==> flow/design.v <==
module dual_port_ram #(
  parameter DATA_WIDTH = 8,
  parameter ADDR_WIDTH = 6
)(
  input logic clk,
  input logic rst,
  input logic [DATA_WIDTH-1 : 0] data1,
  input logic [ADDR_WIDTH-1 : 0] addr1,
  input logic enable1,
  input logic [DATA_WIDTH-1 : 0] data2,
  input logic [ADDR_WIDTH-1 : 0] addr2,
  input logic enable2,
  output logic [DATA_WIDTH-1 : 0] q1,
  output logic [DATA_WIDTH-1 : 0] q2
);
  logic [DATA_WIDTH-1 : 0] ram[0 : 2**(ADDR_WIDTH)-1];
  always@(posedge clk) begin
    if(rst) begin
      q1 <= 0;
      q2 <= 0;
    end else begin
      if (enable1) begin
        ram[addr1] <= data1;
      end else begin
        q1 <= ram[addr1];
      end 
      if (enable2) begin
        ram[addr2] <= data2;
      end else begin
        q2 <= ram[addr2];
      end 
    end 
  end
endmodule
Settings: LEC_CHECK=0, CAP_MARGIN=20, CELL_PAD_IN_SITES_DETAIL_PLACEMENT=1, CELL_PAD_IN_SITES_GLOBAL_PLACEMENT=3, CORE_ASPECT_RATIO=1.36, CORE_MARGIN=6, CORE_UTILIZATION=61, CTS_CLUSTER_SIZE=50, GPL_ROUTABILITY_DRIVEN=0, MAX_ROUTING_LAYER=met5, MIN_ROUTING_LAYER=met2, PLACE_DENSITY_LB_ADDON=0.15, SLEW_MARGIN=15; clock period 10.0 ns.
run.sh (not shown) runs the stock make flow with config.mk's settings and CLKGATE_MAP_FILE=.
The baseline never finished: it broke off in 3_1_place_gp_skip_io.
Next try:
==> flow/config.mk (replaced) <==
export PLATFORM = sky130hd
export DESIGN_NAME = dual_port_ram
export DESIGN_NICKNAME = dual_port_ram
export VERILOG_FILES = /design/flow/design.v
export SDC_FILE = /design/flow/constraint.sdc
export NUM_CORES = 4
export LEC_CHECK = 0
export CAP_MARGIN = 20
export CORE_MARGIN = 2
export CORE_UTILIZATION = 30
export SLEW_MARGIN = 20
==> flow/constraint.sdc (replaced) <==
create_clock -name core_clock -period 5.44 [get_ports {clk}]
set_input_delay 1.0880 -clock core_clock [delete_from_list [all_inputs] [get_ports {clk}]]
set_output_delay 1.0880 -clock core_clock [all_outputs]
set_load 0.01 [all_outputs]
Outcome: The changed run completed with no timing, DRC or antenna violations. Area after synthesis is unchanged. Die size grows by 88%. Synthesized cell count stays the same.
Next try:
--- a/flow/config.mk
+++ b/flow/config.mk
@@ -8,4 +8,12 @@
 export CAP_MARGIN = 20
-export CORE_MARGIN = 2
-export CORE_UTILIZATION = 30
+export CELL_PAD_IN_SITES_DETAIL_PLACEMENT = 0
+export CELL_PAD_IN_SITES_GLOBAL_PLACEMENT = 3
+export CORE_ASPECT_RATIO = 1.36
+export CORE_MARGIN = 6
+export CORE_UTILIZATION = 61
+export CTS_CLUSTER_SIZE = 50
+export GPL_ROUTABILITY_DRIVEN = 0
+export MAX_ROUTING_LAYER = met4
+export MIN_ROUTING_LAYER = met2
+export PLACE_DENSITY_LB_ADDON = 0.15
 export SLEW_MARGIN = 20
==> flow/constraint.sdc (replaced) <==
create_clock -name core_clock -period 10.0 [get_ports {clk}]
set_input_delay 2.0000 -clock core_clock [delete_from_list [all_inputs] [get_ports {clk}]]
set_output_delay 2.0000 -clock core_clock [all_outputs]
set_load 0.01 [all_outputs]
Outcome: The changed run failed in 3_1_place_gp_skip_io. Die area drops by well over a third. Synthesized cell count stays the same. Area after synthesis does not change.
Next try:
==> flow/config.mk (replaced) <==
export PLATFORM = sky130hd
export DESIGN_NAME = dual_port_ram
export DESIGN_NICKNAME = dual_port_ram
export VERILOG_FILES = /design/flow/design.v
export SDC_FILE = /design/flow/constraint.sdc
export NUM_CORES = 4
export LEC_CHECK = 0
export CAP_MARGIN = 20
export CORE_MARGIN = 2
export CORE_UTILIZATION = 58
export MAX_ROUTING_LAYER = met4
export SETUP_SLACK_MARGIN = 0.58
export SLEW_MARGIN = 20
==> flow/constraint.sdc (replaced) <==
create_clock -name core_clock -period 5.31 [get_ports {clk}]
set_input_delay 1.0620 -clock core_clock [delete_from_list [all_inputs] [get_ports {clk}]]
set_output_delay 1.0620 -clock core_clock [all_outputs]
set_load 0.01 [all_outputs]
Outcome: The new run completed without violations. Die size is lower by 1.9%. Synthesized area stays the same. Synthesized cell count does not change.
Next try:
--- a/flow/config.mk
+++ b/flow/config.mk
@@ -7,7 +7,10 @@
 export LEC_CHECK = 0
+export ABC_AREA = 1
 export CAP_MARGIN = 20
 export CORE_MARGIN = 2
-export CORE_UTILIZATION = 58
-export MAX_ROUTING_LAYER = met4
-export SETUP_SLACK_MARGIN = 0.58
+export CORE_UTILIZATION = 72
+export CTS_CLUSTER_SIZE = 10
+export GPL_ROUTABILITY_DRIVEN = 0
+export PLACE_DENSITY_LB_ADDON = 0.06
 export SLEW_MARGIN = 20
+export TNS_END_PERCENT = 10
==> flow/constraint.sdc (replaced) <==
create_clock -name core_clock -period 5.13 [get_ports {clk}]
set_input_delay 1.0260 -clock core_clock [delete_from_list [all_inputs] [get_ports {clk}]]
set_output_delay 1.0260 -clock core_clock [all_outputs]
set_load 0.01 [all_outputs]
Power came out higher by about 2.6%.
Sequential share of layout area drops by 1.8 points.
Final cell count grows by 74%.
Setup slack gets worse by 0.29 ns.
Non-clock buffer count shrinks by 23.
Via count went up by 35%.
Die area came out lower by 14%.
Area after synthesis went up by about 6%.
Register-to-register slack is better by 0.08 ns.
First-iteration DRC count rose by 32%.
Next try:
==> flow/config.mk (replaced) <==
export PLATFORM = sky130hd
export DESIGN_NAME = dual_port_ram
export DESIGN_NICKNAME = dual_port_ram
export VERILOG_FILES = /design/flow/design.v
export SDC_FILE = /design/flow/constraint.sdc
export NUM_CORES = 4
export LEC_CHECK = 0
export CAP_MARGIN = 20
export CORE_MARGIN = 2
export CORE_UTILIZATION = 39
export SLEW_MARGIN = 20
==> flow/constraint.sdc (replaced) <==
create_clock -name core_clock -period 5.44 [get_ports {clk}]
set_input_delay 1.0880 -clock core_clock [delete_from_list [all_inputs] [get_ports {clk}]]
set_output_delay 1.0880 -clock core_clock [all_outputs]
set_load 0.01 [all_outputs]
Outcome: Register-to-register slack barely changes; sequential share of layout area rises by 0.85 points; total power hardly moves; core utilization falls by 34 points; cell area falls by 1.9%; clock skew rises by 0.011 ns.
Power is estimated from default activity; no workload was simulated.
